==> flow/run.sh <==
#!/bin/bash
# the make line also repeats each setting of config.mk as NAME=value (left out here)
make -C /OpenROAD-flow-scripts/flow DESIGN_CONFIG=/design/flow/config.mk WORK_HOME=/design/flow/orfs CLKGATE_MAP_FILE= finish
==> flow/config.mk <==
export PLATFORM = sky130hd
export DESIGN_NAME = design_5
export DESIGN_NICKNAME = design_5
export VERILOG_FILES = /design/flow/design.v
export SDC_FILE = /design/flow/constraint.sdc
export NUM_CORES = 4
export LEC_CHECK = 0
export CAP_MARGIN = 10
export CELL_PAD_IN_SITES_DETAIL_PLACEMENT = 0
export CORE_ASPECT_RATIO = 0.64
export CORE_MARGIN = 2
export CORE_UTILIZATION = 34
export GPL_ROUTABILITY_DRIVEN = 0
export SETUP_SLACK_MARGIN = -0.19
export SLEW_MARGIN = 20
export TNS_END_PERCENT = 5
==> flow/constraint.sdc <==
create_clock -name core_clock -period 6.72 [get_ports {CLK}]
set_input_delay 1.3440 -clock core_clock [delete_from_list [all_inputs] [get_ports {CLK}]]
set_output_delay 1.3440 -clock core_clock [all_outputs]
set_load 0.01 [all_outputs]
==> flow/design.v <==
module design_5 #(parameter width = 8, parameter cwidth =4)(
  input [width-1:0] OPA, OPB,
  input CLK, RST, CE, MODE, CIN,
  input [1:0] INP_VALID,
  input [cwidth-1:0] CMD,
  output reg [2*width:0] RES,
  output reg OFLOW,
  output reg COUT,
  output reg G,
  output reg L,
  output reg E,
  output reg ERR
);
reg [2*width:0] temp;
reg [2*width:0] next_RES;
reg next_COUT, next_OFLOW, next_G, next_L, next_E, next_ERR;
localparam CMD_ADD = 4'b0000;
localparam CMD_SUB = 4'b0001;
localparam CMD_ADD_CIN = 4'b0010;
localparam CMD_SUB_CIN = 4'b0011;
localparam CMD_EGL = 4'b1000;
localparam CMD_INC_MUL = 4'b1001;
localparam CMD_SHIFT_MUL = 4'b1010;
localparam CMD_SI_UNSI_ADD = 4'b1011;
localparam CMD_SI_UNSI_SUB = 4'b1100;
localparam CMD_INC_A = 4'b0100;
localparam CMD_DEC_A = 4'b0101;
localparam CMD_INC_B = 4'b0110;
localparam CMD_DEC_B = 4'b0111;
localparam CMD_AND = 4'b0000;
localparam CMD_NAND = 4'b0001;
localparam CMD_OR = 4'b0010;
localparam CMD_NOR = 4'b0011;
localparam CMD_XOR = 4'b0100;
localparam CMD_XNOR = 4'b0101;
localparam CMD_ROL_A_B = 4'b1100;
localparam CMD_ROR_A_B = 4'b1101;
localparam CMD_NOT_A = 4'b0110;
localparam CMD_SHR1_A = 4'b1000;
localparam CMD_SHLI_A = 4'b1001;
localparam CMD_NOT_B = 4'b0111;
localparam CMD_SHR1_B = 4'b1010;
localparam CMD_SHL1_B = 4'b1011;
wire [2:0] amount;
assign amount = OPB[2:0];
always@(posedge CLK or posedge RST)
begin
    if(RST)begin
        next_RES <= 'b0;
        next_COUT <= 1'b0;
        next_OFLOW <= 1'b0;
        next_G <= 1'b0;
        next_E <= 1'b0;
        next_L <= 1'b0;
        next_ERR <= 1'b0;
    end
    else if(CE)
    begin
        if(INP_VALID == 2'b00)
        begin
            next_RES <= 'b0;
            next_COUT <= 1'b0;
            next_OFLOW <= 1'b0;
            next_G <= 1'b0;
            next_E <= 1'b0;
            next_L <= 1'b0;
            next_ERR <= 1'b0;
        end
        else if(INP_VALID ==2'b11)
        begin
            next_RES <= 'b0;
            next_COUT <= 1'b0;
            next_OFLOW <= 1'b0;
            next_G <= 1'b0;
            next_E <= 1'b0;
            next_L <= 1'b0;
            next_ERR <= 1'b0;
            if(MODE)begin
                case(CMD)
                    CMD_ADD:
                    begin
                        temp = OPA + OPB;
                        next_RES <= temp;
                        next_COUT <= temp[width];
                    end
                    CMD_SUB:
                    begin
                        next_OFLOW <= (OPA<OPB)?1'b1:1'b0;
                        next_RES <= OPA-OPB;
                    end
                    CMD_ADD_CIN:
                    begin
                        temp = OPA + OPB + CIN;
                        next_RES <= temp;
                        next_COUT <= temp[width];
                    end
                    CMD_SUB_CIN:
                    begin
                        next_OFLOW <= (OPA<OPB)?1'b1:1'b0;
                        next_RES <= OPA-OPB-CIN;
                    end
                    CMD_EGL:
                    begin
                        next_RES <= 'b0;
                        if(OPA==OPB)
                        begin
                            next_E <= 1'b1;
                            next_G <= 1'b0;
                            next_L <= 1'b0;
                        end
                        else if(OPA>OPB)
                        begin
                            next_E <= 1'b0;
                            next_G <= 1'b1;
                            next_L <= 1'b0;
                        end
                        else
                        begin
                            next_E <= 1'b0;
                            next_G <= 1'b0;
                            next_L <= 1'b1;
                        end
                    end
                    CMD_INC_MUL:
                    begin
                        temp = (OPA+1) * (OPB+1);
                        next_RES <= temp;
                        next_COUT <= temp[2*width];
                    end
                    CMD_SHIFT_MUL:
                    begin
                        temp =(OPA<<1)*OPB;
                        next_RES <= temp;
                        next_COUT <= temp[2*width];
                    end
                    CMD_SI_UNSI_ADD:
                    begin
                        temp = $signed(OPA) + $signed(OPB);
                        next_RES <= temp;
                        next_COUT <= temp[width];
                        next_OFLOW <= ((OPA[width-1] == OPB[width-1]) && (temp[width-1] != OPA[width-1])) ? 1'b1 : 1'b0;
                        if($signed(OPA)==$signed(OPB))
                        begin
                            next_E <= 1'b1;
                            next_G <= 1'b0;
                            next_L <= 1'b0;
                        end
                        else if($signed(OPA)>$signed(OPB))
                        begin
                            next_E <= 1'b0;
                            next_G <= 1'b1;
                            next_L <= 1'b0;
                        end
                        else
                        begin
                            next_E <= 1'b0;
                            next_G <= 1'b0;
                            next_L <= 1'b1;
                        end
                    end
                    CMD_SI_UNSI_SUB:
                    begin
                        temp = $signed(OPA) - $signed(OPB);
                        next_RES<= temp;
                        next_COUT <= temp[width];
                       next_OFLOW <= ((OPA[width-1] != OPB[width-1]) && (temp[width-1] != OPA[width-1])) ? 1'b1 : 1'b0;
                        if($signed(OPA) == $signed(OPB))
                        begin
                            next_E <= 1'b1;
                            next_G <= 1'b0;
                            next_L <= 1'b0;
                        end
                        else if($signed(OPA) > $signed(OPB))
                        begin
                            next_E <= 1'b0;
                            next_G <= 1'b1;
                            next_L <= 1'b0;
                        end
                        else
                        begin
                            next_E <= 1'b0;
                            next_G <= 1'b0;
                            next_L <= 1'b1;
                        end
                    end
                    default:
                    begin
                        next_RES <= 'b0;
                        next_COUT <= 1'b0;
                        next_OFLOW <= 1'b0;
                        next_G <= 1'b0;
                        next_E <= 1'b0;
                        next_L <= 1'b0;
                        next_ERR <= 1'b0;
                    end
                endcase
            end
            else begin
                case(CMD)
                    CMD_AND:next_RES <= {{width*2-(width-1){1'b0}},OPA&OPB};
                    CMD_NAND:next_RES <= {{width*2-(width-1){1'b0}},~(OPA&OPB)};
                    CMD_OR:next_RES <= {{width*2-(width-1){1'b0}},OPA|OPB};
                    CMD_NOR:next_RES <= {{width*2-(width-1){1'b0}},~(OPA|OPB)};
                    CMD_XOR:next_RES <= {{width*2-(width-1){1'b0}},OPA^OPB};
                    CMD_XNOR:next_RES <= {{width*2-(width-1){1'b0}},~(OPA^OPB)};
                    CMD_ROL_A_B:
                    begin
                        if (amount == 0)
                            next_RES <= {{width*2-(width-1){1'b0}}, OPA};
                        else
                            next_RES <= {{width*2-(width){1'b0}}, (OPA << amount) | (OPA >> (width - amount))};
                        next_ERR <= (width > 3 && |OPB[width-1:3]) ? 1'b1 : 1'b0;
                    end
                    CMD_ROR_A_B:
                    begin
                        if (amount == 0)
                            next_RES <= {{width*2-(width-1){1'b0}}, OPA};
                        else
                            next_RES <= {{width*2-(width-1){1'b0}}, (OPA >> amount) | (OPA << (width - amount))};
                        next_ERR <= (width > 3 && |OPB[width-1:3]) ? 1'b1 : 1'b0;
                    end
                    default:
                    begin
                        next_RES <='b0;
                        next_COUT <= 1'b0;
                        next_OFLOW <= 1'b0;
                        next_G <= 1'b0;
                        next_E <= 1'b0;
                        next_L <= 1'b0;
                        next_ERR <= 1'b0;
                    end
                endcase
            end
        end
        else if(INP_VALID == 2'b01)
        begin
            next_RES <=  'b0;
            next_COUT <= 1'b0;
            next_OFLOW <= 1'b0;
            next_G <= 1'b0;
            next_E <= 1'b0;
            next_L <= 1'b0;
            next_ERR <= 1'b0;
            if(MODE)begin
                case(CMD)
                    CMD_INC_A:next_RES <= OPA+1;
                    CMD_DEC_A:next_RES <= OPA-1;
                    default:
                    begin
                        next_RES <= 'b0;
                        next_COUT <= 1'b0;
                        next_OFLOW <= 1'b0;
                        next_G <= 1'b0;
                        next_E <= 1'b0;
                        next_L <= 1'b0;
                        next_ERR <= 1'b0;
                    end
                endcase
            end
            else begin
                case(CMD)
                    CMD_NOT_A:next_RES <= {{width*2-(width-1){1'b0}},~OPA};
                    CMD_SHR1_A:next_RES <= {{width*2-(width-1){1'b0}},OPA>>1};
                    CMD_SHLI_A:next_RES <= {{width*2-(width-1){1'b0}},OPA<<1};
                    default:
                    begin
                        next_RES <= 'b0;
                        next_COUT <= 1'b0;
                        next_OFLOW <= 1'b0;
                        next_G <= 1'b0;
                        next_E <= 1'b0;
                        next_L <= 1'b0;
                        next_ERR <= 1'b0;
                    end
                endcase
            end
        end
        else if(INP_VALID == 2'b10)
            begin
                next_RES <= 'b0;
                next_COUT <= 1'b0;
                next_OFLOW <= 1'b0;
                next_G <= 1'b0;
                next_E <= 1'b0;
                next_L <= 1'b0;
                next_ERR <= 1'b0;
                if(MODE) begin
                    case(CMD)
                        CMD_INC_B: next_RES <= OPB + 1;
                        CMD_DEC_B: next_RES <= OPB - 1;
                        default:
                        begin
                            next_RES <= 'b0;
                            next_COUT <= 1'b0;
                            next_OFLOW <= 1'b0;
                            next_G <= 1'b0;
                            next_E <= 1'b0;
                            next_L <= 1'b0;
                            next_ERR <= 1'b0;
                        end
                    endcase
                end
                else begin
                    case(CMD)
                        CMD_NOT_B:next_RES <= {{width*2-(width-1){1'b0}},~OPB};
                        CMD_SHR1_B:next_RES <= {{width*2-(width-1){1'b0}},OPB>>1};
                        CMD_SHL1_B:next_RES <= {{width*2-(width-1){1'b0}},OPB<<1};
                        default:
                        begin
                            next_RES <= 'b0;
                            next_COUT <= 1'b0;
                            next_OFLOW <= 1'b0;
                            next_G <= 1'b0;
                            next_E <= 1'b0;
                            next_L <= 1'b0;
                            next_ERR <= 1'b0;
                        end
                    endcase
                end
        end
    end
end
always @(posedge CLK or posedge RST) begin
    if(RST) begin
        RES <= 'b0;
        COUT <= 1'b0;
        OFLOW <= 1'b0;
        G <= 1'b0;
        E <= 1'b0;
        L <= 1'b0;
        ERR <= 1'b0;
    end else if (CE) begin
        RES <= next_RES;
        COUT <= next_COUT;
        OFLOW <= next_OFLOW;
        G <= next_G;
        L <= next_L;
        E <= next_E;
        ERR <= next_ERR;
    end
end
endmodule
==> results of run 1 <==
==> per-layer routing <==
layer	part of all wire (%)	global-route usage [%]
met4	1.5	3.21
met3	16	12.2
met5	0.27	2.27
met1	46	40.0
met2	36	33.5
==> cell type report <==
cell class	instances	area (µm²)
clock buffers	7	143
clock inverters	1	8.76
fillers	3373	19300
inverters	166	623
multi-input cells	1109	9230
flip-flops and latches	46	1150
well taps	440	551
repair buffers	215	1750
==> per-stage QoR <==
stage,power (mW),area [µm²]
2_1_floorplan,1.62,11300
3_3_place_gp,2.39,13100
3_5_place_dp,2.40,13100
4_1_cts,2.68,13300
5_1_grt,3.01,13500
6_report,2.78,13500
==> what timing repair did <==
action | in CTS | in global routing
pin swaps | 0 | 10
buffers inserted | 0 | 2
gates cloned | 0 | 0
endpoints found under the setup margin | 4 | 12
gates resized | 2 | 32
==> results.toml, run 1 <==
# implementation run metrics
[outcome]
run_status = "timing/DRC/antenna clean"

[setup_path]
setup.worst_path.start_class = "input port"
crit_start = "OPB[2]"
critPathMaxStageDelay_ps = 610
cp_data_arrival_time_ps = 6840
crit_path_max_fanout = 6
rrSetupSlack_ps = 5160
worstSetupPathDepth = 22
path_class = "in2reg"
reg2reg_to = "next_RES[0]$_DFFE_PP0P_"
end_kind = "flop"
worstPathRequired_ps = 6890
reg2regPathDepth = 4
r2r_start = "next_RES[0]$_DFFE_PP0P_"
cpMaxStageDelayCell = "fa_2"
crit_end = "next_RES[15]$_DFFE_PP0P_"
worst-path-buf-inv = 5
cp_cell_sequence = "clkdlybuf4s50_1 -> buf_4 -> nand3_1 -> nor2_1 -> xnor2_2 -> or2_2 -> fa_1 -> fa_1 -> inv_1 -> fa_2 -> inv_1 -> fa_1 -> inv_1 -> ha_1 -> or2_2 -> a21oi_2 -> nor3_4 -> nor3_2 -> nor3_1 -> xor2_1 -> a221oi_2 -> o21ai_2"
path_delay_family = "adder cells"

[logic_synthesis]
synthAoiAreaFrac_pct = 21.3
fa_ha_area_share_pct = 27.7
ys_ff = 46
yosysTopAreaCell = "fa_1"
synth.most_common_cell = "inv_1"
netlist_instances = 1401
simple_gate_area_share_pct = 19.6
synth.logic.top_family = "adder cells"
ys.flop_type = "dfrtp_1"
ys_async_sr_fraction_pct = 100
ys_area_um2 = 11300
yosys_cells = 1401
ys_sh_mux_pct = 5.41
synthesis.nets = 1626
avgSynthCellArea_um2 = 8.06
synth_cell_type_count = 104
ys_warn_count = 1
top_area_share_pct = 15.4
synth_area_um2 = 11300
ys_top_cells_by_count = "inv_1, nor2_1, ha_1, nand2_1, fa_1"
ys_seq_share_pct = 10.2
edf_count = 0
xor_share_pct = 6.35
area_leaders = "fa_1, ha_1, dfrtp_1, inv_1, nor2_1"

[pwr]
seq_power_share_pct = 11.5
internal_power_mw = 1.40
top_power_group = "combinational logic"
clk-power_mw = 0.258
switchingPower_mw = 1.38
clockPowerShare_pct = 9.3
peakVddDrop_mv = 0.189
p_per_area_nw_per_um2 = 206
p_leak_nw = 6.30
pg_seq_mw = 0.318
combPwrFrac_pct = 79.3
switching_share_pct = 49.5
pg_comb_mw = 2.20

[global_route]
grt_max_degree = 47
grt_pass1_wl_mm = 69.9
globalRouteOverflowTotal = 0
grt_usage_pct = 26.3
antenna_found_initial = 3
grt_pass1_vias = 11300

[clock_tree]
cts_tree = "done"
cts-buffers-inserted = 5
clockBufferDepth = 2
insertion_delay_ps = 290
path_clk_slew_ps = 70
ctsHtreeMaxLevel = 2
cts-hold-fix-buffers = 0
clockRootBuffer = "clkbuf_16"
clock_sinks = 46

[floorplanning]
core_area_um2 = 32800
die_h_um = 150
initial_core_util_pct = 34.5
ios = 50
die_x_um = 232
dieArea_um2 = 34700
row_count = 53

[sta]
drv_slew = 0
setup_slack_ps = 58.6
clock_skew_ps = 4.18
grt_setup_unrepaired = "true"
setup_viol = 0
fin_hold_ws_ps = 486
slew_headroom_pct = 27.1
hold_violations = 0
fin_setup_tns_ps = 0
fin_crit_ps = 6660
max_freq_mhz = 150
tightest_slew_ps = 1090
period_used_pct = 99.1

[cells_and_area]
final_core_util_pct = 41.1
fin_cells = 1984
final_nets = 1768
areaGrowthSynthToFinish_pct = 19.2

[placement]
place_ws_ps = -500
place_inst = 1974
io_buffers = 49
dp_hpwl_mm = 36.9

[drt]
diodes = 0
drc = 0
viasPerCell = 5.85
finalWirelength_mm = 45.5
drtPass1Iterations = 7
initialDrtViolationCount = 1654
wire_per_inst_um = 22.9
antenna_left = 0
dr_total_vias = 11600

[worst_hold_path]
worstHoldStart = "next_OFLOW$_DFFE_PP0P_"
hold_depth = 1
whs_endpoint = "next_OFLOW$_DFFE_PP0P_"
hp-class = "reg2reg"

[run]
log.warning_count = 51
drv_cap = 0
==> run 2: changes to the inputs <==
- CAP_MARGIN: 10 -> 20
- CELL_PAD_IN_SITES_DETAIL_PLACEMENT: 0 -> unset
- CELL_PAD_IN_SITES_GLOBAL_PLACEMENT: unset -> 3
- CORE_ASPECT_RATIO: 0.64 -> 0.62
- CORE_MARGIN: 2 -> 10
- CORE_UTILIZATION: 34 -> 45
- CTS_CLUSTER_DIAMETER: unset -> 267
- CTS_CLUSTER_SIZE: unset -> 75
- GPL_ROUTABILITY_DRIVEN: 0 -> unset
- GPL_TIMING_DRIVEN: unset -> 0
- MIN_ROUTING_LAYER: unset -> met2
- PLACE_DENSITY_LB_ADDON: unset -> 0.07
- SETUP_SLACK_MARGIN: -0.19 -> unset
- SLEW_MARGIN: 20 -> 40
- TNS_END_PERCENT: 5 -> 90
- clock period: 6.72 -> 5.58 ns (I/O delays scaled with it)
==> run 2 against run 1 <==
Compared with the run above:
- the flow now stops in 3_1_place_gp_skip_io
- synthesized cell count stayed put
- die area is 7.8% lower
- synthesized area stayed put
==> results.toml, run 2 <==
# physical design summary
[logic_synthesis]
ys_warn_count = 1
area_leaders = "fa_1, ha_1, dfrtp_1, inv_1, nor2_1"
edf_count = 0
ys_ff = 46
yosys_cells = 1401
ys_async_sr_fraction_pct = 100
netlist_instances = 1401
synth_area_um2 = 11300
simple_gate_area_share_pct = 19.6
ys_top_cells_by_count = "inv_1, nor2_1, ha_1, nand2_1, fa_1"
synthAoiAreaFrac_pct = 21.3
top_area_share_pct = 15.4
avgSynthCellArea_um2 = 8.06
synth.most_common_cell = "inv_1"
ys_area_um2 = 11300
synthesis.nets = 1626
fa_ha_area_share_pct = 27.7
xor_share_pct = 6.35
synth.logic.top_family = "adder cells"
ys_seq_share_pct = 10.2
yosysTopAreaCell = "fa_1"
ys_sh_mux_pct = 5.41
ys.flop_type = "dfrtp_1"
synth_cell_type_count = 104

[outcome]
error = "[ERROR FLW-0024] Place density exceeds 1.0 (current PLACE_DENSITY_LB_ADDON =  0.07). Please check if the value of  PLACE_DENSITY_LB_ADDON is between 0 and 0.99."
run_status = "did not finish"
lastStage = "3_1_place_gp_skip_io"

[floorplanning]
row_count = 45
die_h_um = 145
initial_core_util_pct = 45.9
dieArea_um2 = 32000
core_area_um2 = 24600
die_x_um = 221
==> run 3: changes to the inputs <==
- CTS_CLUSTER_DIAMETER: 267 -> 92
- SLEW_MARGIN: 40 -> 30
- clock period: 5.58 -> 10.0 ns (I/O delays scaled with it)
==> run 3 against run 2 <==
Compared with the run above:
- the run fails in 3_3_place_gp
- synthesized area unchanged
- synthesized cell count unchanged
- die area unchanged
==> results.toml, run 3 <==
# physical design summary
[outcome]
run_status = "did not finish"
error = "[ERROR FLW-0024] Place density exceeds 1.0 (current PLACE_DENSITY_LB_ADDON =  0.07). Please check if the value of  PLACE_DENSITY_LB_ADDON is between 0 and 0.99."
lastStage = "3_3_place_gp"

[logic_synthesis]
synth_cell_type_count = 104
ys_top_cells_by_count = "inv_1, nor2_1, ha_1, nand2_1, fa_1"
yosys_cells = 1401
edf_count = 0
ys_ff = 46
simple_gate_area_share_pct = 19.6
ys_warn_count = 1
fa_ha_area_share_pct = 27.7
synth.logic.top_family = "adder cells"
ys_async_sr_fraction_pct = 100
yosysTopAreaCell = "fa_1"
avgSynthCellArea_um2 = 8.06
ys_seq_share_pct = 10.2
ys_area_um2 = 11300
synthAoiAreaFrac_pct = 21.3
area_leaders = "fa_1, ha_1, dfrtp_1, inv_1, nor2_1"
synthesis.nets = 1626
synth.most_common_cell = "inv_1"
ys.flop_type = "dfrtp_1"
synth_area_um2 = 11300
ys_sh_mux_pct = 5.41
top_area_share_pct = 15.4
netlist_instances = 1401
xor_share_pct = 6.35

[floorplanning]
ios = 50
initial_core_util_pct = 45.9
dieArea_um2 = 32000
row_count = 45
die_h_um = 145
core_area_um2 = 24600
die_x_um = 221
==> run 4: changes to the inputs <==
- CELL_PAD_IN_SITES_GLOBAL_PLACEMENT: 3 -> unset
- CORE_ASPECT_RATIO: 0.62 -> unset
- CORE_MARGIN: 10 -> 2
- CORE_UTILIZATION: 45 -> 66
- CTS_CLUSTER_DIAMETER: 92 -> 29
- CTS_CLUSTER_SIZE: 75 -> unset
- GPL_TIMING_DRIVEN: 0 -> unset
- MIN_ROUTING_LAYER: met2 -> unset
- PLACE_DENSITY_LB_ADDON: 0.07 -> unset
- SETUP_SLACK_MARGIN: unset -> 0.83
- SLEW_MARGIN: 30 -> 20
- TNS_END_PERCENT: 90 -> unset
- clock period: 10.0 -> 6.3 ns (I/O delays scaled with it)
==> run 4 against run 3 <==
Compared with the run above:
- the run fails in 5_1_grt
- synthesized cell count stayed put
- synthesized area unchanged
- die area down 43%
==> results.toml, run 4 <==
# physical design summary
[global_route]
grt_usage_pct = 72.7
globalRouteOverflowTotal = 7

[logic_synthesis]
ys_area_um2 = 11300
synth_area_um2 = 11300
fa_ha_area_share_pct = 27.7
ys_warn_count = 1
synthesis.nets = 1626
area_leaders = "fa_1, ha_1, dfrtp_1, inv_1, nor2_1"
simple_gate_area_share_pct = 19.6
ys_sh_mux_pct = 5.41
netlist_instances = 1401
yosysTopAreaCell = "fa_1"
edf_count = 0
yosys_cells = 1401
ys_async_sr_fraction_pct = 100
xor_share_pct = 6.35
ys_seq_share_pct = 10.2
avgSynthCellArea_um2 = 8.06
synth.logic.top_family = "adder cells"
synthAoiAreaFrac_pct = 21.3
top_area_share_pct = 15.4
synth.most_common_cell = "inv_1"
ys_top_cells_by_count = "inv_1, nor2_1, ha_1, nand2_1, fa_1"
ys_ff = 46
ys.flop_type = "dfrtp_1"
synth_cell_type_count = 104

[placement]
gp_congestion = 1.08
io_buffers = 49
place_ws_ps = -582
dp_hpwl_mm = 34.1

[floorplanning]
die_h_um = 135
ios = 50
row_count = 47
dieArea_um2 = 18200
core_area_um2 = 16600
die_x_um = 135
initial_core_util_pct = 67.8

[clock_tree]
cts-buffers-inserted = 5
cts-hold-fix-buffers = 0
clockBufferDepth = 2
clockRootBuffer = "clkbuf_16"
ctsHtreeMaxLevel = 2
clock_sinks = 46

[outcome]
run_status = "did not finish"
error = "[ERROR GRT-0232] Routing congestion too high. Check the congestion heatmap in the GUI."
lastStage = "5_1_grt"
run 4: repair_timing:
item | 4_1_cts
setup endpoints to repair | 14
gates resized | 143
setup buffers | 37
pin swaps | 80
run 4: per-stage QoR:
| step | hold slack (ps) | cell area [µm²] | std cells | util (%) |
|---|---|---|---|---|
| 2_1_floorplan | 449 | 11700 | 1401 | - |
| 3_3_place_gp | 471 | 13200 | 1762 | 79.4 |
| 3_5_place_dp | 469 | 13200 | 1762 | 79.4 |
| 4_1_cts | 487 | 14000 | 1807 | 84.4 |
run 4: per-layer routing:
metal	overflow	track usage, %
met5	0	26.7
met4	5	65.4
met3	0	59.9
met2	2	86.9
met1	0	75.9
==> run 5: changes to the inputs <==
- CORE_UTILIZATION: 66 -> 72
- CTS_CLUSTER_DIAMETER: 29 -> unset
- PLACE_DENSITY_LB_ADDON: unset -> 0.0
- SETUP_SLACK_MARGIN: 0.83 -> 1.42
- clock period: 6.3 -> 4.78 ns (I/O delays scaled with it)
==> run 5 against run 4 <==
Compared with the run above:
- the run again fails in 5_1_grt
- synthesized area is the same
- die area down 8.1%
- synthesized cell count stayed put
==> results.toml, run 5 <==
# physical design summary
[outcome]
run_status = "did not finish"
lastStage = "5_1_grt"
error = "[ERROR GRT-0116] Global routing finished with congestion. Check the congestion regions in the DRC Viewer."

[floorplanning]
die_h_um = 129
row_count = 45
ios = 50
initial_core_util_pct = 74.0
core_area_um2 = 15300
dieArea_um2 = 16700
die_x_um = 129

[logic_synthesis]
ys_ff = 46
ys_sh_mux_pct = 5.41
fa_ha_area_share_pct = 27.7
ys_seq_share_pct = 10.2
synth.logic.top_family = "adder cells"
netlist_instances = 1401
yosysTopAreaCell = "fa_1"
ys.flop_type = "dfrtp_1"
edf_count = 0
synthesis.nets = 1626
ys_top_cells_by_count = "inv_1, nor2_1, ha_1, nand2_1, fa_1"
synth.most_common_cell = "inv_1"
yosys_cells = 1401
area_leaders = "fa_1, ha_1, dfrtp_1, inv_1, nor2_1"
top_area_share_pct = 15.4
xor_share_pct = 6.35
synth_cell_type_count = 104
avgSynthCellArea_um2 = 8.06
synthAoiAreaFrac_pct = 21.3
synth_area_um2 = 11300
ys_warn_count = 1
ys_area_um2 = 11300
ys_async_sr_fraction_pct = 100
simple_gate_area_share_pct = 19.6

[clock_tree]
clock_sinks = 46
ctsHtreeMaxLevel = 2
clockRootBuffer = "clkbuf_16"
cts-hold-fix-buffers = 0
clockBufferDepth = 2
cts-buffers-inserted = 5

[placement]
io_buffers = 49
dp_hpwl_mm = 34.6
gp_congestion = 1.15
place_ws_ps = -1730

[global_route]
grt_usage_pct = 80.7
globalRouteOverflowTotal = 91
run 5: metal layers:
metal	GRT overflow	global-route usage [%]
met3	3	65.6
met2	47	95.0
met1	1	82.3
met5	0	33.8
met4	40	80.7
run 5: per-stage QoR:
step | cell area, µm² | std cells | setup TNS, ps
CTS | 14500 | 1835 | -8100
detailed placement | 13600 | 1800 | -20280
floorplan | 11700 | 1401 | -7440
global placement | 13600 | 1800 | -17890
run 5: timing repair:
| action | in CTS |
|---|---|
| setup buffers | 26 |
| pin swaps | 96 |
| gates resized | 193 |
| gates cloned | 1 |
| hold endpoints to repair | 0 |
| endpoints found under the setup margin | 22 |
==> run 6: changes to the inputs <==
- ABC_AREA: unset -> 1
- CELL_PAD_IN_SITES_DETAIL_PLACEMENT: unset -> 0
- CORE_ASPECT_RATIO: unset -> 0.97
- CTS_CLUSTER_DIAMETER: unset -> 234
- GPL_ROUTABILITY_DRIVEN: unset -> 0
- GPL_TIMING_DRIVEN: unset -> 1
- HOLD_SLACK_MARGIN: unset -> -0.08
- MAX_ROUTING_LAYER: unset -> met5
- PLACE_DENSITY: unset -> 0.73
- PLACE_DENSITY_LB_ADDON: 0.0 -> unset
- SETUP_SLACK_MARGIN: 1.42 -> 2.32
- SLEW_MARGIN: 20 -> 40
- TNS_END_PERCENT: unset -> 80
- clock period: 4.78 -> 8.58 ns (I/O delays scaled with it)
==> run 6 against run 5 <==
Compared with the run above:
- the run again fails in 5_1_grt
- synthesized cell count rose by 28%
- synthesized area decreased by 1.9%
- die area decreased by 1.9%
==> results.toml, run 6 <==
# physical design summary
[logic_synthesis]
netlist_instances = 1790
synthesis.nets = 2015
yosys_cells = 1790
top_area_share_pct = 19.4
ys.flop_type = "dfrtp_1"
ys_ff = 46
ys_async_sr_fraction_pct = 100
ys_area_um2 = 11100
avgSynthCellArea_um2 = 6.18
ys_top_cells_by_count = "nand2_1, inv_1, nor2_1, nand3_1, ha_1"
synth.most_common_cell = "nand2_1"
synth.logic.top_family = "simple AND/OR/NAND/NOR gates"
fa_ha_area_share_pct = 28.3
yosysTopAreaCell = "nand2_1"
synth_area_um2 = 11100
synthAoiAreaFrac_pct = 13.0
synth_cell_type_count = 43
area_leaders = "nand2_1, fa_1, ha_1, dfrtp_1, inv_1"
ys_sh_mux_pct = 0
edf_count = 0
xor_share_pct = 0.870
simple_gate_area_share_pct = 34.7
ys_seq_share_pct = 10.4
ys_warn_count = 1

[floorplanning]
die_h_um = 126
core_area_um2 = 15000
die_x_um = 130
dieArea_um2 = 16400
row_count = 44
ios = 50
initial_core_util_pct = 73.7

[placement]
dp_hpwl_mm = 29.4
io_buffers = 49
place_ws_ps = 882

[clock_tree]
cts-hold-fix-buffers = 0
ctsHtreeMaxLevel = 2
clockRootBuffer = "clkbuf_16"
clock_sinks = 46
cts-buffers-inserted = 5
clockBufferDepth = 2

[outcome]
lastStage = "5_1_grt"
error = "[ERROR GRT-0232] Routing congestion too high. Check the congestion heatmap in the GUI."
run_status = "did not finish"

[global_route]
globalRouteOverflowTotal = 5
grt_usage_pct = 70.0
-- run 6: stage by stage --
| stage | hold slack (ps) | std cells | cell area (µm²) | total power [mW] |
|---|---|---|---|---|
| after CTS | 481 | 2058 | 12500 | 1.95 |
| after floorplan | 446 | 1790 | 11100 | 1.21 |
| after global placement | 453 | 2013 | 11700 | 1.50 |
| after detailed placement | 460 | 2013 | 11700 | 1.55 |
-- run 6: repair_timing --
action                     in CTS
pin swaps                      46
resized                       148
buffers inserted               37
setup endpoints to repair      14
gates cloned                    0
-- run 6: layer usage --
metal | overflow | GRT usage [%]
met5 | 0 | 29.4
met4 | 3 | 62.9
met3 | 0 | 51.9
met2 | 2 | 86.8
met1 | 0 | 73.5
==> run 7: changes to the inputs <==
- CELL_PAD_IN_SITES_DETAIL_PLACEMENT: 0 -> unset
- CORE_ASPECT_RATIO: 0.97 -> unset
- CTS_CLUSTER_DIAMETER: 234 -> 168
- CTS_CLUSTER_SIZE: unset -> 100
- GPL_ROUTABILITY_DRIVEN: 0 -> unset
- GPL_TIMING_DRIVEN: 1 -> unset
- HOLD_SLACK_MARGIN: -0.08 -> unset
- MAX_ROUTING_LAYER: met5 -> unset
- PLACE_DENSITY: 0.73 -> 0.42
- SETUP_SLACK_MARGIN: 2.32 -> unset
- SLEW_MARGIN: 40 -> 20
- TNS_END_PERCENT: 80 -> unset
- clock period: 8.58 -> 5.31 ns (I/O delays scaled with it)
==> run 7 against run 6 <==
Compared with the run above:
- the flow again stops in 5_1_grt
- synthesized area is the same
- synthesized cell count stayed put
- die area is essentially flat
==> results.toml, run 7 <==
# physical design summary
[logic_synthesis]
fa_ha_area_share_pct = 28.3
ys_area_um2 = 11100
synth.logic.top_family = "simple AND/OR/NAND/NOR gates"
synthesis.nets = 2015
netlist_instances = 1790
synth_area_um2 = 11100
ys_ff = 46
area_leaders = "nand2_1, fa_1, ha_1, dfrtp_1, inv_1"
simple_gate_area_share_pct = 34.7
ys_top_cells_by_count = "nand2_1, inv_1, nor2_1, nand3_1, ha_1"
synthAoiAreaFrac_pct = 13.0
ys.flop_type = "dfrtp_1"
ys_warn_count = 1
ys_async_sr_fraction_pct = 100
xor_share_pct = 0.870
avgSynthCellArea_um2 = 6.18
top_area_share_pct = 19.4
yosysTopAreaCell = "nand2_1"
ys_seq_share_pct = 10.4
yosys_cells = 1790
ys_sh_mux_pct = 0
synth.most_common_cell = "nand2_1"
edf_count = 0
synth_cell_type_count = 43

[clock_tree]
clock_sinks = 46
ctsHtreeMaxLevel = 2
clockBufferDepth = 2
cts-buffers-inserted = 5
clockRootBuffer = "clkbuf_16"

[floorplanning]
row_count = 45
ios = 50
initial_core_util_pct = 73.4
core_area_um2 = 15100
die_h_um = 128
dieArea_um2 = 16400
die_x_um = 128

[outcome]
lastStage = "5_1_grt"
error = "[ERROR GRT-0116] Global routing finished with congestion. Check the congestion regions in the DRC Viewer."
run_status = "did not finish"

[placement]
io_buffers = 49
placed_area_um2 = 12800
gp_congestion = 1.17
dp_hpwl_mm = 31.6

[global_route]
grt_usage_pct = 71.0
globalRouteOverflowTotal = 39
[run 7: through the flow]
step	utilization, %	TNS, ps	setup slack, ps	cells	hold slack, ps
3_5_place_dp	85.0	-11710	-964	2130	460
2_1_floorplan	-	0	0.695	1790	446
4_1_cts	89.7	0	2.14	2161	482
3_3_place_gp	85.0	-10080	-856	2130	454
[run 7: metal layers]
layer,overflow,GRT usage [%]
met3,0,49.8
met4,21,70.5
met5,0,22.9
met2,18,91.7
met1,0,71.5
[run 7: timing repair]
action	CTS
hold buffers	0
resized	164
pin swaps	80
cloned	0
endpoints found under the setup margin	13
setup buffers	23
==> run 8: changes to the inputs <==
- ABC_AREA: 1 -> unset
- CORE_MARGIN: 2 -> 6
- CORE_UTILIZATION: 72 -> 40
- CTS_CLUSTER_DIAMETER: 168 -> unset
- CTS_CLUSTER_SIZE: 100 -> unset
- PLACE_DENSITY: 0.42 -> unset
- TNS_END_PERCENT: unset -> 90
- clock period: 5.31 -> 8.0 ns (I/O delays scaled with it)
==> run 8 against run 7 <==
Compared with the run above:
- now clean on timing, DRC and antenna
- synthesized area grew 2.0%
- synthesized cell count shrank 22%
- die area grew 98%
==> results.toml, run 8 <==
# implementation run metrics
[outcome]
run_status = "timing/DRC/antenna clean"

[logic_synthesis]
simple_gate_area_share_pct = 19.6
ys.flop_type = "dfrtp_1"
edf_count = 0
ys_area_um2 = 11300
synth.most_common_cell = "inv_1"
synth.logic.top_family = "adder cells"
synthAoiAreaFrac_pct = 21.3
avgSynthCellArea_um2 = 8.06
synth_cell_type_count = 104
yosys_cells = 1401
area_leaders = "fa_1, ha_1, dfrtp_1, inv_1, nor2_1"
ys_async_sr_fraction_pct = 100
synthesis.nets = 1626
ys_seq_share_pct = 10.2
top_area_share_pct = 15.4
ys_sh_mux_pct = 5.41
yosysTopAreaCell = "fa_1"
ys_top_cells_by_count = "inv_1, nor2_1, ha_1, nand2_1, fa_1"
ys_warn_count = 1
fa_ha_area_share_pct = 27.7
xor_share_pct = 6.35
ys_ff = 46
netlist_instances = 1401
synth_area_um2 = 11300

[pwr]
p_leak_nw = 5.68
peakVddDrop_mv = 0.118
seq_power_share_pct = 12.6
switching_share_pct = 49.6
pg_seq_mw = 0.266
p_per_area_nw_per_um2 = 169
switchingPower_mw = 1.04
combPwrFrac_pct = 74.8
top_power_group = "combinational logic"
pg_comb_mw = 1.57
clockPowerShare_pct = 12.6
internal_power_mw = 1.06
clk-power_mw = 0.264

[sta]
max_freq_mhz = 136
slew_headroom_pct = 31.7
period_used_pct = 92.1
setup_slack_ps = 628
grt_setup_unrepaired = "false"
hold_violations = 0
drv_slew = 0
fin_hold_ws_ps = 491
fin_setup_tns_ps = 0
setup_viol = 0
clock_skew_ps = 4.36
fin_crit_ps = 7370
tightest_slew_ps = 1020

[clock_tree]
post_cts.repair.setup_buffers = 0
ctsHtreeMaxLevel = 2
cts_tree = "done"
cts-hold-fix-buffers = 0
cts-buffers-inserted = 5
clockRootBuffer = "clkbuf_16"
insertion_delay_ps = 280
path_clk_slew_ps = 60
clockBufferDepth = 2
cts_resized = 0
clock_sinks = 46

[drt]
finalWirelength_mm = 40.7
antenna_left = 0
drc = 0
viasPerCell = 6.00
wire_per_inst_um = 22.6
diodes = 0
initialDrtViolationCount = 1380
dr_total_vias = 10800
drtPass1Iterations = 6

[run]
log.warning_count = 49
drv_cap = 0

[setup_path]
cp_cell_sequence = "clkdlybuf4s50_1 -> buf_4 -> nand2_1 -> nor4_1 -> xnor2_1 -> buf_4 -> nor2_1 -> fa_1 -> fa_1 -> fa_1 -> inv_1 -> fa_1 -> inv_1 -> ha_1 -> or3_1 -> o21ai_0 -> a21oi_1 -> a21oi_1 -> mux2i_1 -> nor4b_2 -> a21oi_1 -> a211o_1"
cp_common_cell = "fa_1"
crit_end = "next_RES[16]$_DFFE_PP0P_"
crit_start = "OPB[0]"
cp_data_arrival_time_ps = 7550
worst-path-buf-inv = 5
reg2regPathDepth = 4
crit_path_max_fanout = 13
end_kind = "flop"
worstPathRequired_ps = 8170
r2r_start = "next_RES[0]$_DFFE_PP0P_"
path_delay_family = "adder cells"
setup.worst_path.start_class = "input port"
worstSetupPathDepth = 22
critPathMaxStageDelay_ps = 540
cpMaxStageDelayCell = "fa_1"
rrSetupSlack_ps = 6920
path_class = "in2reg"
reg2reg_to = "next_RES[0]$_DFFE_PP0P_"

[placement]
placed_area_um2 = 12200
place_ws_ps = 419
io_buffers = 49
gp_congestion = 0.970
dp_hpwl_mm = 31.9

[floorplanning]
dieArea_um2 = 32400
die_x_um = 180
initial_core_util_pct = 41.3
die_h_um = 180
row_count = 60
ios = 50
core_area_um2 = 27300

[global_route]
globalRouteOverflowTotal = 0
grt_pass1_vias = 10600
grt_usage_pct = 24.4
grt_max_degree = 50
antenna_found_initial = 0
grt_pass1_wl_mm = 63.5

[worst_hold_path]
worstHoldStart = "next_OFLOW$_DFFE_PP0P_"
hold_depth = 1
whs_endpoint = "next_OFLOW$_DFFE_PP0P_"
hp-class = "reg2reg"

[cells_and_area]
areaGrowthSynthToFinish_pct = 10.1
final_nets = 1658
fillerInstances = 2778
finalInstanceArea_um2 = 12400
[run 8: stage by stage]
stage          power (mW)  cells  util, %
6_report             2.11   1806     45.5
4_1_cts              2.09   1806     45.5
2_1_floorplan        1.36   1401        -
3_5_place_dp         1.81   1798     44.8
5_1_grt              2.28   1806     45.5
3_3_place_gp         1.81   1798     44.8
[run 8: layout make-up]
type                       instances  area [µm²]  area share (%)
clock buffer                       5         125            1.01
tap                              372         465            3.75
timing repair buffer             105         906            7.29
inverter                         166         623            5.02
clock inverter                     3        68.8           0.554
multi-input combinational       1109        9080            73.1
sequential                        46        1150            9.26
[run 8: metal layers]
layer | routed length (µm) | vias up | global-route usage [%]
met4 | 1640 | 0 | 8.76
met2 | 17100 | 597 | 36.6
met1 | 17900 | 5193 | 35.0
met5 | 0 | - | 0
li1 | - | 4964 | -
met3 | 4170 | 86 | 4.56
==> run 9: changes to the inputs <==
- ABC_AREA: unset -> 1
- CORE_MARGIN: 6 -> 2
- CORE_UTILIZATION: 40 -> 64
- CTS_CLUSTER_DIAMETER: unset -> 31
- CTS_CLUSTER_SIZE: unset -> 72
- PLACE_DENSITY_LB_ADDON: unset -> 0.29
- TNS_END_PERCENT: 90 -> 5
- clock period: 8.0 -> 5.36 ns (I/O delays scaled with it)
==> run 9 against run 8 <==
Compared with the run above:
- now fails the layout checks on setup timing
- non-clock buffer count rose by 121
- via count rose by 32%
- setup slack got worse by 1100 ps
==> results.toml, run 9 <==
# implementation run metrics
[floorplanning]
die_h_um = 136
ios = 50
row_count = 48
die_x_um = 136
dieArea_um2 = 18400
core_area_um2 = 17100
initial_core_util_pct = 64.7

[sta]
grt_setup_unrepaired = "true"
setup_viol = 11
max_freq_mhz = 172
setup_slack_ps = -462
slew_headroom_pct = 37.2
fin_crit_ps = 5820
clock_skew_ps = 8.87
period_used_pct = 109
drv_slew = 0
hold_violations = 0
tightest_slew_ps = 940

[logic_synthesis]
fa_ha_area_share_pct = 28.3
edf_count = 0
synth.most_common_cell = "nand2_1"
ys_async_sr_fraction_pct = 100
synth.logic.top_family = "simple AND/OR/NAND/NOR gates"
area_leaders = "nand2_1, fa_1, ha_1, dfrtp_1, inv_1"
ys_area_um2 = 11100
ys_seq_share_pct = 10.4
ys_top_cells_by_count = "nand2_1, inv_1, nor2_1, nand3_1, ha_1"
avgSynthCellArea_um2 = 6.18
simple_gate_area_share_pct = 34.7
synth_cell_type_count = 43
xor_share_pct = 0.870
ys.flop_type = "dfrtp_1"
synthAoiAreaFrac_pct = 13.0
ys_ff = 46
ys_sh_mux_pct = 0
yosys_cells = 1790
synthesis.nets = 2015
netlist_instances = 1790
yosysTopAreaCell = "nand2_1"
top_area_share_pct = 19.4
synth_area_um2 = 11100
ys_warn_count = 1

[global_route]
grt_pass1_wl_mm = 68.8
globalRouteOverflowTotal = 0
grt_usage_pct = 48.2
antenna_found_initial = 0
grt_pass1_vias = 13500
grt_max_degree = 47

[cells_and_area]
logic_area_um2 = 9030
areaGrowthSynthToFinish_pct = 22.8
ff_latch_area_um2 = 1150
final_nets = 2192
finalInstanceArea_um2 = 13600
fillerInstances = 1160

[pwr]
internal_power_mw = 1.91
peakVddDrop_mv = 0.424
pg_comb_mw = 3.37
p_leak_nw = 7.38
p_total_mw = 4.07
switching_share_pct = 53.2
clk-power_mw = 0.310
p_per_area_nw_per_um2 = 300
combPwrFrac_pct = 82.7
switchingPower_mw = 2.17
pg_seq_mw = 0.394
clockPowerShare_pct = 7.6
top_power_group = "combinational logic"
seq_power_share_pct = 9.7

[setup_path]
worstPathRequired_ps = 5550
path_class = "in2reg"
reg2reg_to = "ERR$_DFFE_PP0P_"
cp_common_cell = "nand2_1"
worstSetupPathDepth = 25
end_kind = "flop"
rrSetupSlack_ps = 4540
reg2regPathDepth = 2
path_delay_family = "adder cells"
crit_start = "OPA[7]"
crit_path_max_fanout = 7
r2r_start = "ERR$_DFFE_PP0P_"
critPathMaxStageDelay_ps = 570
cp_data_arrival_time_ps = 6010
worst-path-buf-inv = 4
setup.worst_path.start_class = "input port"
cpMaxStageDelayCell = "fa_1"
crit_end = "next_RES[13]$_DFFE_PP0P_"

[drt]
drc = 0
drtPass1Iterations = 10
wire_per_inst_um = 21.9
diodes = 0
viasPerCell = 6.50
finalWirelength_mm = 47.9
initialDrtViolationCount = 2291
dr_total_vias = 14300
antenna_left = 0

[clock_tree]
cts_tree = "done"
clockBufferDepth = 2
path_clk_slew_ps = 70
clockRootBuffer = "clkbuf_16"
clock_sinks = 46
cts-buffers-inserted = 5
ctsHtreeMaxLevel = 2
insertion_delay_ps = 290

[placement]
gp_congestion = 1.07
io_buffers = 49
placed_area_um2 = 12900
dp_hpwl_mm = 33.7

[run]
drv_cap = 0
log.warning_count = 51

[outcome]
run_status = "complete, but fails checks"
violations = "setup timing"

[worst_hold_path]
hold_depth = 2
whs_endpoint = "RES[9]$_DFFE_PP0P_"
hp-class = "reg2reg"
worstHoldStart = "RES[9]$_DFFE_PP0P_"
run 9: area by class of cell:
| type | count | share of cell area (%) |
|---|---|---|
| Inverter | 303 | 8.41 |
| Clock buffer | 5 | 0.921 |
| Multi-Input combinational cell | 1385 | 66.5 |
| Clock inverter | 3 | 0.156 |
| Timing Repair Buffer | 226 | 13.5 |
| Sequential cell | 46 | 8.47 |
| Tap cell | 225 | 2.07 |
run 9: repair_timing:
item	4_1_cts	5_1_grt
gates resized	151	36
setup endpoints to repair	13	13
pin swaps	55	15
hold buffers	0	0
setup buffers	9	2
run 9: through the flow:
stage / std cells / hold WS [ps] / setup WS, ps / util (%) / setup TNS [ps]
2_1_floorplan: 1790 / 446 / -0.0697 / - / -0.0697
3_3_place_gp: 2175 / 454 / -815 / 75.3 / -9410
3_5_place_dp: 2175 / 457 / -966 / 75.3 / -11200
4_1_cts: 2191 / 474 / 5.23 / 78.7 / 0
5_1_grt: 2193 / 492 / -603 / 79.4 / -4760
6_report: 2193 / 472 / -462 / 79.4 / -2550
run 9: metal layers:
layer | vias up | track usage [%] | routed length (µm)
met5 | - | 0 | 0
met4 | 0 | 33.9 | 5470
met3 | 535 | 10.0 | 6650
met2 | 1371 | 77.0 | 20100
met1 | 6326 | 58.1 | 15700
li1 | 6026 | - | -
==> run 10: changes to the inputs <==
- ABC_AREA: 1 -> unset
- CAP_MARGIN: 20 -> 0
- CORE_UTILIZATION: 64 -> 72
- CTS_CLUSTER_DIAMETER: 31 -> 380
- CTS_CLUSTER_SIZE: 72 -> unset
- PLACE_DENSITY_LB_ADDON: 0.29 -> 0.0
- TNS_END_PERCENT: 5 -> unset
- clock period: 5.36 -> 5.6 ns (I/O delays scaled with it)
==> run 10 against run 9 <==
Compared with the run above:
- die area down 9.1%
- the flow now stops in 5_1_grt
- synthesized cell count down 22%
- synthesized area up 2.0%
==> results.toml, run 10 <==
# physical design summary
[outcome]
run_status = "did not finish"
lastStage = "5_1_grt"
error = "[ERROR GRT-0116] Global routing finished with congestion. Check the congestion regions in the DRC Viewer."

[clock_tree]
cts-buffers-inserted = 5
cts-hold-fix-buffers = 0
ctsHtreeMaxLevel = 2
clock_sinks = 46
clockBufferDepth = 2
clockRootBuffer = "clkbuf_16"

[logic_synthesis]
xor_share_pct = 6.35
synthesis.nets = 1626
netlist_instances = 1401
synth_cell_type_count = 104
ys.flop_type = "dfrtp_1"
ys_ff = 46
area_leaders = "fa_1, ha_1, dfrtp_1, inv_1, nor2_1"
synth.logic.top_family = "adder cells"
top_area_share_pct = 15.4
ys_async_sr_fraction_pct = 100
edf_count = 0
ys_sh_mux_pct = 5.41
ys_area_um2 = 11300
fa_ha_area_share_pct = 27.7
yosysTopAreaCell = "fa_1"
ys_top_cells_by_count = "inv_1, nor2_1, ha_1, nand2_1, fa_1"
synth_area_um2 = 11300
avgSynthCellArea_um2 = 8.06
ys_seq_share_pct = 10.2
synthAoiAreaFrac_pct = 21.3
simple_gate_area_share_pct = 19.6
synth.most_common_cell = "inv_1"
ys_warn_count = 1
yosys_cells = 1401

[global_route]
grt_usage_pct = 74.9
globalRouteOverflowTotal = 4

[placement]
place_ws_ps = -1120
io_buffers = 49
place_inst = 1771
dp_hpwl_mm = 34.2
gp_congestion = 1.19

[floorplanning]
die_h_um = 129
ios = 50
initial_core_util_pct = 74.0
row_count = 45
dieArea_um2 = 16700
die_x_um = 129
core_area_um2 = 15300
==> run 10: metal layers <==
layer  GRT usage (%)  GRT overflow
met4            68.2             3
met1            76.3             0
met5            33.8             0
met3            63.1             0
met2            89.7             1
==> run 10: through the flow <==
stage | hold WS, ps | cell area, µm²
after floorplan | 449 | 11700
after global placement | 475 | 13300
after detailed placement | 493 | 13300
after CTS | 511 | 14000
==> run 10: timing repair <==
item                                    in CTS
buffers inserted                            18
gates cloned                                 0
gates resized                              132
endpoints found under the setup margin      14
pin swaps                                   60
==> run 11: changes to the inputs <==
- CAP_MARGIN: 0 -> 20
- CTS_CLUSTER_DIAMETER: 380 -> unset
- CTS_CLUSTER_SIZE: unset -> 81
- SETUP_SLACK_MARGIN: unset -> 1.23
- clock period: 5.6 -> 4.26 ns (I/O delays scaled with it)
==> run 11 against run 10 <==
Compared with the run above:
- the flow again stops in 5_1_grt
- synthesized cell count unchanged
- synthesized area unchanged
- die area unchanged
==> results.toml, run 11 <==
# physical design summary
[outcome]
run_status = "did not finish"
lastStage = "5_1_grt"
error = "[ERROR GRT-0116] Global routing finished with congestion. Check the congestion regions in the DRC Viewer."

[logic_synthesis]
ys_async_sr_fraction_pct = 100
ys_area_um2 = 11300
area_leaders = "fa_1, ha_1, dfrtp_1, inv_1, nor2_1"
netlist_instances = 1401
synth_cell_type_count = 104
synth.most_common_cell = "inv_1"
synthAoiAreaFrac_pct = 21.3
ys_top_cells_by_count = "inv_1, nor2_1, ha_1, nand2_1, fa_1"
synthesis.nets = 1626
avgSynthCellArea_um2 = 8.06
ys_seq_share_pct = 10.2
simple_gate_area_share_pct = 19.6
yosysTopAreaCell = "fa_1"
ys_ff = 46
ys_sh_mux_pct = 5.41
edf_count = 0
ys.flop_type = "dfrtp_1"
fa_ha_area_share_pct = 27.7
synth.logic.top_family = "adder cells"
synth_area_um2 = 11300
yosys_cells = 1401
xor_share_pct = 6.35
ys_warn_count = 1
top_area_share_pct = 15.4

[clock_tree]
clockBufferDepth = 2
ctsHtreeMaxLevel = 2
cts-buffers-inserted = 5
clock_sinks = 46
cts-hold-fix-buffers = 0
clockRootBuffer = "clkbuf_16"

[placement]
place_inst = 1843
place_ws_ps = -2240
dp_hpwl_mm = 36.0
gp_congestion = 1.13
io_buffers = 49
placed_area_um2 = 13900

[floorplanning]
ios = 50
die_x_um = 129
die_h_um = 129
core_area_um2 = 15300
initial_core_util_pct = 74.0
row_count = 45
dieArea_um2 = 16700

[global_route]
grt_usage_pct = 81.2
globalRouteOverflowTotal = 153
[run 11: through the flow]
step	hold slack [ps]	TNS [ps]	util, %
4_1_cts	498	-15270	95.4
3_5_place_dp	472	-29530	90.9
2_1_floorplan	449	-13260	-
3_3_place_gp	466	-25510	90.9
[run 11: repair_timing]
action,in CTS
resized,147
buffers inserted,11
setup endpoints to repair,22
pin swaps,55
gates cloned,1
endpoints found under the hold margin,0
[run 11: layer usage]
| metal | GRT overflow | track usage [%] |
|---|---|---|
| met5 | 1 | 24.7 |
| met4 | 68 | 85.0 |
| met3 | 1 | 66.4 |
| met2 | 83 | 97.1 |
| met1 | 0 | 80.5 |
==> run 12: changes to the inputs <==
- ABC_AREA: unset -> 1
- CORE_UTILIZATION: 72 -> 65
- CTS_CLUSTER_SIZE: 81 -> unset
- HOLD_SLACK_MARGIN: unset -> 0.26
- PLACE_DENSITY_LB_ADDON: 0.0 -> unset
- SETUP_SLACK_MARGIN: 1.23 -> -0.2
- TNS_END_PERCENT: unset -> 5
- clock period: 4.26 -> 4.2 ns (I/O delays scaled with it)
==> run 12 against run 11 <==
Compared with the run above:
- the layout now fails its checks (setup timing)
- synthesized area fell by 1.9%
- die area rose by 8.3%
- synthesized cell count rose by 28%
==> results.toml, run 12 <==
# implementation run metrics
[pwr]
clockPowerShare_pct = 7.8
switching_share_pct = 52.8
p_leak_nw = 7.66
switchingPower_mw = 2.81
pg_comb_mw = 4.40
p_total_mw = 5.32
peakVddDrop_mv = 0.593
clk-power_mw = 0.418
combPwrFrac_pct = 82.7
p_per_area_nw_per_um2 = 378
internal_power_mw = 2.51
seq_power_share_pct = 9.5
top_power_group = "combinational logic"
pg_seq_mw = 0.504

[sta]
drv_slew = 0
max_freq_mhz = 179
setup_viol = 14
hold_violations = 0
setup_slack_ps = -1390
fin_crit_ps = 5590
tightest_slew_ps = 904
grt_setup_unrepaired = "true"
slew_headroom_pct = 39.7
clock_skew_ps = 12.4
fin_hold_ws_ps = 474
period_used_pct = 133
fin_setup_tns_ps = -14300

[setup_path]
cp_common_cell = "nand2_1"
end_kind = "flop"
critPathMaxStageDelay_ps = 550
setup.worst_path.start_class = "input port"
cp_data_arrival_time_ps = 5780
rrSetupSlack_ps = 3420
path_delay_family = "adder cells"
crit_start = "OPA[2]"
worst-path-buf-inv = 8
cpMaxStageDelayCell = "fa_1"
crit_path_max_fanout = 8
worstPathRequired_ps = 4400
crit_end = "next_RES[15]$_DFFE_PP0P_"
r2r_start = "RES[12]$_DFFE_PP0P_"
path_class = "in2reg"
reg2reg_to = "RES[12]$_DFFE_PP0P_"
worstSetupPathDepth = 28
reg2regPathDepth = 2

[floorplanning]
core_area_um2 = 16600
dieArea_um2 = 18100
die_x_um = 135
die_h_um = 135
row_count = 47
ios = 50
initial_core_util_pct = 66.5

[outcome]
run_status = "complete, but fails checks"
violations = "setup timing"

[logic_synthesis]
yosys_cells = 1790
netlist_instances = 1790
ys_ff = 46
area_leaders = "nand2_1, fa_1, ha_1, dfrtp_1, inv_1"
synthesis.nets = 2015
synth.logic.top_family = "simple AND/OR/NAND/NOR gates"
ys_warn_count = 1
xor_share_pct = 0.870
edf_count = 0
ys.flop_type = "dfrtp_1"
ys_top_cells_by_count = "nand2_1, inv_1, nor2_1, nand3_1, ha_1"
simple_gate_area_share_pct = 34.7
synth_area_um2 = 11100
ys_area_um2 = 11100
yosysTopAreaCell = "nand2_1"
fa_ha_area_share_pct = 28.3
ys_sh_mux_pct = 0
ys_seq_share_pct = 10.4
top_area_share_pct = 19.4
avgSynthCellArea_um2 = 6.18
ys_async_sr_fraction_pct = 100
synth.most_common_cell = "nand2_1"
synthAoiAreaFrac_pct = 13.0
synth_cell_type_count = 43

[clock_tree]
clockBufferDepth = 2
path_clk_slew_ps = 80
cts_tree = "done"
clock_sinks = 46
ctsHtreeMaxLevel = 2
cts-buffers-inserted = 5
insertion_delay_ps = 300
clockRootBuffer = "clkbuf_16"
cts-hold-fix-buffers = 0

[drt]
diodes = 0
initialDrtViolationCount = 2794
drc = 0
drtPass1Iterations = 14
finalWirelength_mm = 50.0
wire_per_inst_um = 22.4
antenna_left = 0
viasPerCell = 6.60
dr_total_vias = 14700

[cells_and_area]
final_nets = 2237
finalInstanceArea_um2 = 14100
areaGrowthSynthToFinish_pct = 27.3
ff_latch_area_um2 = 1150
fillerInstances = 971
logic_area_um2 = 9160

[placement]
gp_congestion = 1.10
dp_hpwl_mm = 34.0
placed_area_um2 = 13400
io_buffers = 49

[global_route]
antenna_found_initial = 0
grt_pass1_wl_mm = 72.5
grt_usage_pct = 51.6
grt_pass1_vias = 14200
globalRouteOverflowTotal = 0
grt_max_degree = 47

[run]
log.warning_count = 54
drv_cap = 0

[worst_hold_path]
whs_endpoint = "RES[5]$_DFFE_PP0P_"
hp-class = "reg2reg"
worstHoldStart = "next_RES[5]$_DFFE_PP0P_"
hold_depth = 2
[run 12: routing by layer]
metal	up-vias	GRT usage [%]	wire, µm
met2	1573	79.8	20800
li1	6117	-	-
met4	0	40.9	5900
met1	6426	59.7	15600
met5	-	0	0
met3	620	15.6	7760
[run 12: timing repair]
item                                    4_1_cts  5_1_grt
pin swaps                                    49       45
setup buffers                                11        6
endpoints found under the setup margin       14       14
gates resized                               142       45
[run 12: layout make-up]
class                           instances  share of cell area (%)
Tap cell                              220                    1.95
Multi-Input combinational cell       1385                    65.0
Inverter                              303                    8.21
Sequential cell                        46                    8.17
Timing Repair Buffer                  271                    15.6
Clock inverter                          3                   0.169
Clock buffer                            5                   0.888
[run 12: metrics by stage]
step           setup slack, ps  std cells  utilization, %
2_1_floorplan             -752       1790               -
3_3_place_gp             -1620       2209            80.4
3_5_place_dp             -1810       2209            80.4
4_1_cts                   -866       2227            83.2
5_1_grt                  -1450       2233            84.7
6_report                 -1390       2233            84.7
==> run 13: changes to the inputs <==
- ABC_AREA: 1 -> unset
- CELL_PAD_IN_SITES_DETAIL_PLACEMENT: unset -> 0
- CORE_UTILIZATION: 65 -> 17
- CTS_CLUSTER_DIAMETER: unset -> 97
- CTS_CLUSTER_SIZE: unset -> 14
- GPL_ROUTABILITY_DRIVEN: unset -> 0
- GPL_TIMING_DRIVEN: unset -> 0
- HOLD_SLACK_MARGIN: 0.26 -> -0.08
- MAX_ROUTING_LAYER: unset -> met5
- PLACE_DENSITY: unset -> 0.37
- SETUP_SLACK_MARGIN: -0.2 -> -0.55
- SLEW_MARGIN: 20 -> 0
- TNS_END_PERCENT: 5 -> 80
- clock period: 4.2 -> 7.21 ns (I/O delays scaled with it)
==> run 13 against run 12 <==
Compared with the run above:
- the layout still fails its checks (setup timing)
- total power down 55%
- non-clock buffer count down 145
- combinational power down 58%
- count of clock-buffer cells in the layout up 2
- critical path depth down 8
- register-to-register slack better by 2600 ps
- utilization down 65 points
- sequential share of layout area up 0.56 points
- critical endpoint is now next_RES[13]$_DFFE_PP0P_
==> results.toml, run 13 <==
# implementation run metrics
[clock_tree]
clockBufferDepth = 2
cts_tree = "done"
clockRootBuffer = "clkbuf_16"
clock_sinks = 46
cts-buffers-inserted = 5
path_clk_slew_ps = 60
cts-hold-fix-buffers = 0
ctsHtreeMaxLevel = 2
insertion_delay_ps = 280

[setup_path]
reg2regPathDepth = 4
cp_data_arrival_time_ps = 7670
reg2reg_to = "next_RES[0]$_DFFE_PP0P_"
path_class = "in2reg"
cp_common_cell = "fa_1"
crit_start = "OPB[2]"
setup.worst_path.start_class = "input port"
worstPathRequired_ps = 7380
path_delay_family = "adder cells"
rrSetupSlack_ps = 6020
worst-path-buf-inv = 6
worstSetupPathDepth = 20
critPathMaxStageDelay_ps = 660
cpMaxStageDelayCell = "buf_1"
crit_path_max_fanout = 12
end_kind = "flop"
crit_end = "next_RES[13]$_DFFE_PP0P_"
r2r_start = "next_RES[0]$_DFFE_PP0P_"
cp_cell_sequence = "clkdlybuf4s50_1 -> buf_2 -> inv_1 -> buf_1 -> nor2_1 -> fa_1 -> fa_1 -> inv_1 -> fa_1 -> fa_1 -> inv_1 -> ha_1 -> o21ai_0 -> nor2_1 -> o31ai_1 -> a21oi_1 -> a21boi_0 -> xnor2_1 -> a221oi_2 -> o21ai_2"

[sta]
hold_violations = 0
clock_skew_ps = 3.17
setup_slack_ps = -291
tightest_slew_ps = 1140
max_freq_mhz = 133
setup_viol = 9
slew_headroom_pct = 23.1
fin_crit_ps = 7500
drv_slew = 0
fin_hold_ws_ps = 495
period_used_pct = 104

[global_route]
globalRouteOverflowTotal = 0
grt_max_degree = 37
grt_pass1_vias = 11000
grt_pass1_wl_mm = 76.1
antenna_found_initial = 3
grt_usage_pct = 14.9

[drt]
dr_total_vias = 11000
antenna_left = 0
wire_per_inst_um = 22.0
initialDrtViolationCount = 1113
viasPerCell = 4.73
drc = 0
diodes = 0
drtPass1Iterations = 6
finalWirelength_mm = 50.9

[logic_synthesis]
ys_sh_mux_pct = 5.41
ys_async_sr_fraction_pct = 100
synthAoiAreaFrac_pct = 21.3
edf_count = 0
ys_warn_count = 1
synth.most_common_cell = "inv_1"
ys_area_um2 = 11300
xor_share_pct = 6.35
avgSynthCellArea_um2 = 8.06
yosysTopAreaCell = "fa_1"
ys_top_cells_by_count = "inv_1, nor2_1, ha_1, nand2_1, fa_1"
synthesis.nets = 1626
top_area_share_pct = 15.4
ys.flop_type = "dfrtp_1"
netlist_instances = 1401
synth.logic.top_family = "adder cells"
area_leaders = "fa_1, ha_1, dfrtp_1, inv_1, nor2_1"
synth_cell_type_count = 104
simple_gate_area_share_pct = 19.6
ys_ff = 46
ys_seq_share_pct = 10.2
yosys_cells = 1401
synth_area_um2 = 11300
fa_ha_area_share_pct = 27.7

[worst_hold_path]
hp-class = "reg2reg"
hold_depth = 1
worstHoldStart = "next_OFLOW$_DFFE_PP0P_"
whs_endpoint = "next_OFLOW$_DFFE_PP0P_"

[run]
log.warning_count = 49
drv_cap = 0

[placement]
io_buffers = 49
dp_hpwl_mm = 42.0
placed_area_um2 = 12900

[pwr]
p_leak_nw = 5.75
seq_power_share_pct = 12.4
pg_seq_mw = 0.296
top_power_group = "combinational logic"
switchingPower_mw = 1.26
switching_share_pct = 52.9
pg_comb_mw = 1.84
p_per_area_nw_per_um2 = 180
internal_power_mw = 1.12
combPwrFrac_pct = 77.3
clockPowerShare_pct = 10.2
peakVddDrop_mv = 0.117
clk-power_mw = 0.243
p_total_mw = 2.38

[cells_and_area]
fillerInstances = 7335
areaGrowthSynthToFinish_pct = 16.8
final_nets = 1679
finalInstanceArea_um2 = 13200

[floorplanning]
core_area_um2 = 65700
row_count = 94
dieArea_um2 = 68500
ios = 50
initial_core_util_pct = 17.2
die_x_um = 262
die_h_um = 262

[outcome]
violations = "setup timing"
run_status = "complete, but fails checks"
-- run 13: layout make-up --
cell class | count | area (µm²) | share of cell area (%)
clock buffers | 7 | 153 | 1.16
well taps | 864 | 1080 | 8.20
flip-flops and latches | 46 | 1150 | 8.73
repair buffers | 56 | 553 | 4.19
inverters | 166 | 638 | 4.84
plain buffers | 70 | 410 | 3.11
clock inverters | 1 | 8.76 | 0.0664
multi-input cells | 1109 | 9200 | 69.7
-- run 13: repair_timing --
item	CTS	global route
gates resized	26	25
setup buffers	0	2
endpoints found under the hold margin	0	0
setup endpoints to repair	14	10
-- run 13: metrics by stage --
step                      TNS (ps)  std cells  setup WS [ps]  utilization (%)
after floorplan                  0       1401            376                -
after global placement      -27740       2314          -2180             19.6
after detailed placement    -22480       2319          -1850             19.7
after CTS                    -4340       2320           -550             20.0
after global routing         -3710       2319           -510             20.1
final                        -1460       2319           -291             20.1
-- run 13: metal layers --
metal  routed length [µm]  share of wire (%)  global-route usage (%)  vias up
met5                   29              0.057                       0        -
met4                 1570                3.1                    3.98        6
met3                 3060                6.0                    1.62       86
met2                22500                 44                    23.8      442
met1                23800                 47                    21.2     5440
li1                     -                  -                       -     4994
No activity file was given, so power comes from the tool's default toggle rates.
